==> flow/design.v (excerpt) <==
module alu_add (
    input   logic           clk_i,
    input   logic           rst_i,
    input   logic [36:0]    left_i,      
    input   logic [36:0]    right_i,     
    output  logic           in_ready_o,
    input   logic           in_valid_i,
    output  logic [36:0]    result_o,    
    input   logic           out_ready_i,
    output  logic           out_valid_o
);
make LEC_CHECK=0 CAP_MARGIN=20 CORE_MARGIN=2 CORE_UTILIZATION=40 CTS_CLUSTER_DIAMETER=353 CTS_CLUSTER_SIZE=98 PLACE_DENSITY_LB_ADDON=0.3 SLEW_MARGIN=20 TNS_END_PERCENT=40 finish   # period 10.0 ns
run.sh (not shown) runs the stock make flow with config.mk's settings and CLKGATE_MAP_FILE=.
Rerun with:
==> flow/config.mk (replaced) <==
export PLATFORM = sky130hd
export DESIGN_NAME = alu_add
export DESIGN_NICKNAME = alu_add
export VERILOG_FILES = /design/flow/design.v
export SDC_FILE = /design/flow/constraint.sdc
export NUM_CORES = 4
export LEC_CHECK = 0
export ABC_AREA = 1
export CAP_MARGIN = 20
export CELL_PAD_IN_SITES_DETAIL_PLACEMENT = 2
export CORE_ASPECT_RATIO = 0.62
export CORE_MARGIN = 6
export CORE_UTILIZATION = 40
export GPL_ROUTABILITY_DRIVEN = 1
export MIN_ROUTING_LAYER = met2
export PLACE_DENSITY = 0.87
export SETUP_SLACK_MARGIN = -0.57
export SLEW_MARGIN = 25
Now the flow ended with an error in 4_1_cts, error DPL-0033; area after synthesis rises slightly; die area rises by roughly a tenth; synthesized cell count increases by a quarter to a third.
Rerun with:
==> flow/config.mk (replaced) <==
export PLATFORM = sky130hd
export DESIGN_NAME = alu_add
export DESIGN_NICKNAME = alu_add
export VERILOG_FILES = /design/flow/design.v
export SDC_FILE = /design/flow/constraint.sdc
export NUM_CORES = 4
export LEC_CHECK = 0
export CAP_MARGIN = 20
export CORE_MARGIN = 2
export CORE_UTILIZATION = 40
export SLEW_MARGIN = 20
Result: Now the flow completed without violations. Area after synthesis drops by 0.69%. Die area drops by 11%. Synthesized cell count drops by 25%.
Rerun with:
--- a/flow/config.mk
+++ b/flow/config.mk
@@ -10,2 +10,3 @@
 export CORE_UTILIZATION = 40
-export SLEW_MARGIN = 20
+export SETUP_SLACK_MARGIN = 0.82
+export SLEW_MARGIN = 25
Sequential share of layout area hardly moves.
Cell area stays flat.
Utilization hardly moves.
Rerun with:
--- a/flow/config.mk
+++ b/flow/config.mk
@@ -7,6 +7,6 @@
 export LEC_CHECK = 0
+export ABC_AREA = 1
 export CAP_MARGIN = 20
 export CORE_MARGIN = 2
-export CORE_UTILIZATION = 40
-export SETUP_SLACK_MARGIN = 0.82
-export SLEW_MARGIN = 25
+export CORE_UTILIZATION = 68
+export SLEW_MARGIN = 20
==> flow/constraint.sdc (replaced) <==
create_clock -name core_clock -period 4.73 [get_ports {clk_i}]
set_input_delay 0.9460 -clock core_clock [delete_from_list [all_inputs] [get_ports {clk_i}]]
set_output_delay 0.9460 -clock core_clock [all_outputs]
set_load 0.01 [all_outputs]
The changed run went through all stages and came out clean.
Area after synthesis climbs by 0.69%.
Flip-flop count does not change.
Power rises by 120%.
First-iteration DRC count rose by 130%.
Synthesized cell count grows by 33%.
Via count increases by 23%.
Cell count is higher by 17%.
Worst setup slack gets worse by 5000 ps.
Rerun with:
--- a/flow/config.mk
+++ b/flow/config.mk
@@ -7,6 +7,6 @@
 export LEC_CHECK = 0
-export ABC_AREA = 1
 export CAP_MARGIN = 20
 export CORE_MARGIN = 2
-export CORE_UTILIZATION = 68
+export CORE_UTILIZATION = 70
+export CTS_CLUSTER_SIZE = 22
 export SLEW_MARGIN = 20
==> flow/constraint.sdc (replaced) <==
create_clock -name core_clock -period 3.94 [get_ports {clk_i}]
set_input_delay 0.7880 -clock core_clock [delete_from_list [all_inputs] [get_ports {clk_i}]]
set_output_delay 0.7880 -clock core_clock [all_outputs]
set_load 0.01 [all_outputs]
Outcome: This time the run ran to the end with violations: setup timing. Power grows by 33%. Global-route usage goes up by 4.5 points. Sequential power increases by 28%. Core utilization rose by 6.3 points. Cell count falls by 19%. Via count fell by 3.3%. Count of clock-buffer cells in the layout is unchanged. Die size shrinks by 3.4%. Register-to-register slack gets worse by 560 ps. Final area increases by 3.2%.

## the previous run
Starting RTL as in the previous note.
clock: 1.56 ns
lec_check: 0
cap_margin: 20
core_margin: 2
core_utilization: 72
cts_cluster_diameter: 104
place_density_lb_addon: 0.15
setup_slack_margin: 0.47
slew_margin: 20
Flow for the previous run halted at detailed placement (3_5_place_dp), error code DPL-0038.
Input changes introduced in the current run (baseline for comparison: the previous run):
diff --git a/flow/config.mk b/flow/config.mk
--- a/flow/config.mk
+++ b/flow/config.mk
@@ -9,6 +9,5 @@
 export CORE_MARGIN = 2
 export CORE_UTILIZATION = 72
-export CTS_CLUSTER_DIAMETER = 104
-export PLACE_DENSITY_LB_ADDON = 0.15
-export SETUP_SLACK_MARGIN = 0.47
+export CTS_CLUSTER_SIZE = 91
+export PLACE_DENSITY = 0.95
 export SLEW_MARGIN = 20
==> flow/constraint.sdc <==
create_clock -name core_clock -period 3.94 [get_ports {clk_i}]
set_input_delay 0.7880 -clock core_clock [delete_from_list [all_inputs] [get_ports {clk_i}]]
set_output_delay 0.7880 -clock core_clock [all_outputs]
set_load 0.01 [all_outputs]
## What came out
Finished, but not clean: the current run, with setup timing.
The current run -> the previous run: die size delta 0, exact match
Between the previous run and the current run, the area fraction in and, or, nand and nor cells after synthesis figures differ only marginally.
Taking the previous run as the reference, in the current run post-synthesis area per instance stayed essentially flat; weighted congestion at the end of routability-driven global placement fell by 1.4%; synthesized flop and latch total stayed essentially flat; count of flip-flops with a built-in enable after synthesis stayed essentially flat.
From the current run to the previous run, core outline area did not move at all.

Setup of v28:
The RTL this note starts from:
==> flow/design.v <==
package calc_pkg;
    typedef struct packed {
        logic on;
        logic off;
        logic mem_rc;
        logic mem_sub;
        logic mem_add;
        logic op_percent;
        logic op_sqrt;
        logic op_div;
        logic op_mul;
        logic op_sub;
        logic op_add;
        logic op_eq;
        logic dot;
        logic num_1;
        logic num_2;
        logic num_3;
        logic num_4;
        logic num_5;
        logic num_6;
        logic num_7;
        logic num_8;
        logic num_9;
        logic num_0;
    } buttons_t;
    typedef enum logic [4:0] {
        B_NONE,          
        B_ON,            
        B_OFF,           
        B_MEM_RC,        
        B_MEM_SUB,       
        B_MEM_ADD,       
        B_OP_PERCENT,    
        B_OP_SQRT,       
        B_OP_DIV,        
        B_OP_MUL,        
        B_OP_SUB,        
        B_OP_ADD,        
        B_OP_EQ,         
        B_DOT,           
        B_NUM_1,         
        B_NUM_2,         
        B_NUM_3,         
        B_NUM_4,         
        B_NUM_5,         
        B_NUM_6,         
        B_NUM_7,         
        B_NUM_8,         
        B_NUM_9,         
        B_NUM_0,         
        B_UNKNOWN        
    } active_button_t;
    function automatic logic isNumberButton(active_button_t active_button);
        isNumberButton = ((active_button >= calc_pkg::B_NUM_1) && (active_button <= calc_pkg::B_NUM_0));
    endfunction
    function automatic logic isOpButton(active_button_t active_button);
        isOpButton = ((active_button >= calc_pkg::B_OP_DIV) && (active_button <= calc_pkg::B_OP_ADD));
    endfunction
    function automatic logic isEqButton(active_button_t active_button);
        isEqButton = (active_button == calc_pkg::B_OP_EQ);
    endfunction
    function automatic logic isDotButton(active_button_t active_button);
        isDotButton = (active_button == calc_pkg::B_DOT);
    endfunction
    typedef logic [3:0] bcd_t;
    function automatic logic [6:0] bcd2segments(bcd_t bcd);
        unique case (bcd)
            4'd0: bcd2segments = 7'b1111110;
            4'd1: bcd2segments = 7'b0110000;
            4'd2: bcd2segments = 7'b1101101;
            4'd3: bcd2segments = 7'b1111001;
            4'd4: bcd2segments = 7'b0110011;
            4'd5: bcd2segments = 7'b1011011;
            4'd6: bcd2segments = 7'b1011111;
            4'd7: bcd2segments = 7'b1110000;
            4'd8: bcd2segments = 7'b1111111;
            4'd9: bcd2segments = 7'b1111011;
            default: bcd2segments = 7'bxxxxxxx;
        endcase
    endfunction
    typedef enum logic [1:0] {
        OP_NONE,
        OP_ADD,
        OP_MUL,
        OP_DIV
    } op_t;
    function automatic op_t button2op(active_button_t active_button);
        unique case (active_button)
            calc_pkg::B_OP_DIV: button2op = calc_pkg::OP_DIV;
            calc_pkg::B_OP_MUL: button2op = calc_pkg::OP_MUL;
            calc_pkg::B_OP_SUB: button2op = calc_pkg::OP_ADD;
            calc_pkg::B_OP_ADD: button2op = calc_pkg::OP_ADD;
            default: button2op = calc_pkg::OP_NONE;
        endcase
    endfunction
    function automatic bcd_t button2bcd(active_button_t active_button);
        unique case (active_button)
            calc_pkg::B_NUM_1: button2bcd = 1;
            calc_pkg::B_NUM_2: button2bcd = 2;
            calc_pkg::B_NUM_3: button2bcd = 3;
            calc_pkg::B_NUM_4: button2bcd = 4;
            calc_pkg::B_NUM_5: button2bcd = 5;
            calc_pkg::B_NUM_6: button2bcd = 6;
            calc_pkg::B_NUM_7: button2bcd = 7;
            calc_pkg::B_NUM_8: button2bcd = 8;
            calc_pkg::B_NUM_9: button2bcd = 9;
            calc_pkg::B_NUM_0: button2bcd = 0;
            default: button2bcd = 0;
        endcase
    endfunction
    parameter NumDigits = 8;
    typedef logic unsigned [$clog2(NumDigits)-1:0] exponent_t;
    typedef struct packed {
        logic error;
        logic sign;
        exponent_t exponent;
        bcd_t [NumDigits-1:0] significand;
    } num_t;
    function automatic num_t neg(num_t num);
        neg = num;
        neg.sign = !num.sign;
    endfunction
endpackage
module alu_add (
    input   logic           clk_i,
    input   logic           rst_i,
    input   logic [36:0]    left_i,      
    input   logic [36:0]    right_i,     
    output  logic           in_ready_o,
    input   logic           in_valid_i,
    output  logic [36:0]    result_o,    
    input   logic           out_ready_i,
    output  logic           out_valid_o
);
typedef enum logic [1:0] {
    S_IDLE,
    S_NORMALIZE,
    S_ADD,
    S_RENORMALIZE
} state_t;
state_t state_d, state_q;
logic [$clog2(calc_pkg::NumDigits):0] counter_d, counter_q;
logic in_ready_d, in_ready_q;
logic out_valid_d, out_valid_q;
assign out_valid_o = out_valid_q;
assign in_ready_o = in_ready_q;
calc_pkg::num_t left_d, left_q;
calc_pkg::num_t right_d, right_q;
calc_pkg::num_t result_d, result_q;
calc_pkg::bcd_t result_extra_d, result_extra_q;
logic carryborrow_d, carryborrow_q;
assign result_o = out_valid_q ? result_q : '0;
logic [4:0] nibble_sum;
always_comb begin
    nibble_sum = 'x;
    carryborrow_d = carryborrow_q;
    if (state_q != S_ADD) begin
        carryborrow_d = 0;
    end else if (left_q.sign == right_q.sign) begin
        nibble_sum =
            left_q.significand[counter_q]
            + right_q.significand[counter_q]
            + 4'(carryborrow_q);
        if (nibble_sum >= 10) begin
            nibble_sum += 6;
        end
        carryborrow_d = nibble_sum[4];
    end else begin
        if (left_q.significand > right_q.significand) begin
            nibble_sum =
                6'(left_q.significand[counter_q])
                - 6'(right_q.significand[counter_q])
                - 6'(carryborrow_q);
        end else begin
            nibble_sum =
                6'(right_q.significand[counter_q])
                - 6'(left_q.significand[counter_q])
                - 6'(carryborrow_q);
        end
        carryborrow_d = nibble_sum[4];
        if ($signed(nibble_sum) < 0) begin
            nibble_sum += 10;
        end
    end
end
always_comb begin
    state_d = state_q;
    out_valid_d = out_valid_q;
    in_ready_d = in_ready_q;
    counter_d = counter_q;
    left_d = left_q;
    right_d = right_q;
    result_d = result_q;
    result_extra_d = result_extra_q;
    unique case (state_q)
        S_IDLE: begin
            result_d = '0;
            if (in_valid_i) begin
                left_d = left_i;
                right_d = right_i;
                state_d = S_NORMALIZE;
                in_ready_d = 0;
            end
        end
        S_NORMALIZE: begin
            if (left_q.exponent < right_q.exponent) begin
                left_d.significand = (left_q.significand >> 4);
                left_d.exponent++;
            end else if (left_q.exponent > right_q.exponent) begin
                right_d.significand = (right_q.significand >> 4);
                right_d.exponent++;
            end else begin
                state_d = S_ADD;
                counter_d = 0;
            end
        end
        S_ADD: begin
            result_d.exponent = left_q.exponent;
            if (left_q.sign == right_q.sign) begin
                result_extra_d = carryborrow_d;
            end
            if (left_q.significand > right_q.significand) begin
                result_d.sign = left_q.sign;
            end else begin
                result_d.sign = right_q.sign;
            end
            result_d.significand[counter_q] = 4'(nibble_sum);
            counter_d++;
            if (counter_d == calc_pkg::NumDigits) begin
                state_d = S_RENORMALIZE;
            end
        end
        S_RENORMALIZE: begin
            if (result_extra_q != '0) begin  
                result_extra_d = '0;
                result_d.significand = ({result_extra_q, result_q.significand} >> 4);
                result_d.exponent++;
                if (result_d.exponent == 0)
                    result_d.error = 1;
            end else if ((result_q.exponent != 0) && (result_q.significand[calc_pkg::NumDigits-1] == 0)) begin  
                result_d.significand = (result_q.significand << 4);
                result_d.exponent--;
            end else begin  
                out_valid_d = 1;
                if (result_d.significand == 0)
                    result_d.sign = 0;
                if (out_valid_q && out_ready_i) begin
                    state_d = S_IDLE;
                    out_valid_d = 0;
                    in_ready_d = 1;
                    result_d = '0;
                end
            end
        end
    endcase
end
always_ff @(posedge clk_i) begin
    if (rst_i) begin
        state_q <= S_IDLE;
        out_valid_q <= 0;
        in_ready_q <= 1;
        counter_q <= '0;
        left_q <= '0;
        right_q <= '0;
        result_q <= '0;
        result_extra_q <= '0;
        carryborrow_q <= 0;
    end else begin
        state_q <= state_d;
        out_valid_q <= out_valid_d;
        in_ready_q <= in_ready_d;
        counter_q <= counter_d;
        left_q <= left_d;
        right_q <= right_d;
        result_q <= result_d;
        result_extra_q <= result_extra_d;
        carryborrow_q <= carryborrow_d;
    end
end
endmodule
clock: 3.79 ns
lec_check: 0
cap_margin: 35
core_margin: 2
core_utilization: 70
cts_cluster_size: 32
hold_slack_margin: -0.1
max_routing_layer: met5
place_density: 0.65
slew_margin: 15
tns_end_percent: 45
Stage in which a tool error killed v28: global routing.
Inputs modified between v28 and v45:
Settings: changing CTS_CLUSTER_SIZE from 32 to 31; removing HOLD_SLACK_MARGIN (formerly -0.1); changing PLACE_DENSITY from 0.65 to 0.84; changing CORE_UTILIZATION from 70 to 72; changing the clock period (ns, I/O delays scaled along) from 3.79 to 3.96.
Findings:
- Layout checks on v45: not met. Flow itself completed; violations: setup timing.
- Estimated wirelength of the detail-placed design: v45 vs v28 down about 1.1%
- From v28 to v45 the numbers moved as follows: number of nets at floorplan shows no meaningful change, number of setup buffers added after CTS has decreased, die area shrank by about 2.7%.
- Summary: with v28 as the reference, vertical die dimension in v45 moved down slightly.
- As far as simple-gate area share of the yosys netlist goes, v45 and v28 are indistinguishable; the numbers are identical.
- Floorplan row count came out exactly the same in v45 and v28.
Setup changes, v45 to v13
Settings: CORE_UTILIZATION now 70, was 72; CTS_CLUSTER_DIAMETER now 249, previously not set; PLACE_DENSITY no longer set, was 0.84; CAP_MARGIN now 0, was 35; CTS_CLUSTER_SIZE now 32, was 31; the clock period (ns, I/O delays scaled along) now 3.79, was 3.96.
--- outcome ---
v13 is listed as incomplete: the tool reported an error in global routing and the run ended there.
Pre-CTS worst setup slack (higher): v45
Reported for v45 and v13, post-synth tally of flip-flops with integrated enable turned out identical to the last digit.
Delta (v13 minus v45): post-synthesis instance area held, initial cell density of the core went down.
Comparing v45 and v13, the lower final HPWL from detailed placement was measured on v45.
Going from v45 to v13, die outline height grew by about 1.4%; final RePlAce weighted congestion held steady.
When v13 is measured against v45, its die area turns out about 2.7% higher.
v13 vs v45, post-CTS setup buffer count went up by 1.

## xenon
// alu_add: RTL as listed in full above, without the edits since
make LEC_CHECK=0 CAP_MARGIN=35 CORE_MARGIN=2 CORE_UTILIZATION=72 CTS_CLUSTER_SIZE=22 PLACE_DENSITY=0.81 SLEW_MARGIN=20 finish   # period 3.94 ns
xenon completed end to end; final checks failed (negative setup slack).
Changes in amber relative to xenon:
Settings: changing CTS_CLUSTER_SIZE from 22 to 34; removing PLACE_DENSITY (formerly 0.81); changing CAP_MARGIN from 35 to 20; changing CORE_UTILIZATION from 72 to 68; changing the clock period (ns, I/O delays scaled along) from 3.94 to 4.28.
--- outcome ---
- xenon and amber: one clean run, amber; the rest did not finish clean.
- Between xenon and amber, the flow reports first-iteration DRC count decreasing by more than half.
- [compare] base=xenon new=amber: post-layout period usage of the worst path now smaller, post-CTS resize count now smaller.
- [diff] worst hold margin, amber relative to xenon: improvement
- counter_q[1] as the launching instance or port of the critical path was reported by amber, and right_q[7] by xenon.
Relative to amber, the following input files were edited for quartz:
Settings: CTS_CLUSTER_DIAMETER now 360, previously not set; the clock period (ns, I/O delays scaled along) now 3.47, was 4.28.
[summary]
- quartz did not make it past global routing, where a tool error ended it.
- When the final numbers for quartz and amber were put side by side, the estimated wirelength of the detail-placed design turned out to be greater in quartz.
- The total placed cells including tap cells in amber is 0.920 times that in quartz.
- On multiplexer fraction of the synthesized cell area, quartz and amber are neck and neck.
- Diff quartz..amber | count of buffers inserted at the top-level ports | unchanged
- amber has a higher pre-CTS worst setup slack than quartz.
- Area fraction in compound gates after synthesis of amber is on par with quartz.
- Total clock buffers created by CTS: quartz vs amber identical
- Synthesized cell count came out exactly the same in quartz and amber.
--- input diff quartz..sierra ---
Settings: changing CORE_UTILIZATION from 68 to 15; removing CTS_CLUSTER_SIZE (formerly 34); removing CTS_CLUSTER_DIAMETER (formerly 360); changing the clock period (ns, I/O delays scaled along) from 3.47 to 4.76.
## What came out
sierra was carried through to the last stage, and its layout satisfied the timing, DRC and antenna checks. sierra vs quartz on number of rows in the core area: sierra is the higher one. Re worst slack after detailed placement: sierra is 0.77 ns up on quartz. Comparing quartz against sierra, there is no change at all in number of standard cells after synthesis.
Relative to sierra, the following input files were edited for tundra:
Settings: CORE_UTILIZATION: 15 -> 72; PLACE_DENSITY: unset -> 0.37; CTS_CLUSTER_SIZE: unset -> 80; the clock period (ns, I/O delays scaled along): 4.76 -> 3.94.
### Flow results
- Every stage of tundra finished as expected; the final checks, on the other hand, flagged negative setup slack, which means the layout fails.
- Compared with sierra, in tundra met2 usage in global routing climbed 63 points, achievable frequency lower, post-layout worst setup margin moved down.
- Fill cell total of the finished layout down 5,963 in tundra wrt sierra
- Relative to sierra, the depth of the most critical reg-to-reg path of tundra is higher by 1.
- Via count is lower on sierra
- The final-layout clock-cell area share of sierra and that of tundra are within noise of each other.
- tundra vs sierra on transition at the pin with the smallest max-transition slack: tundra is the higher one.
- tundra — internal power consumption about 27% higher, sierra as reference
- Compared tundra vs sierra, and wire length the detailed router placed on met1 is down in tundra.
- In the reports for tundra and sierra, the larger global-route usage over all layers belongs to tundra.
Power figures rest on the tool's default switching activity, not on a simulated workload.
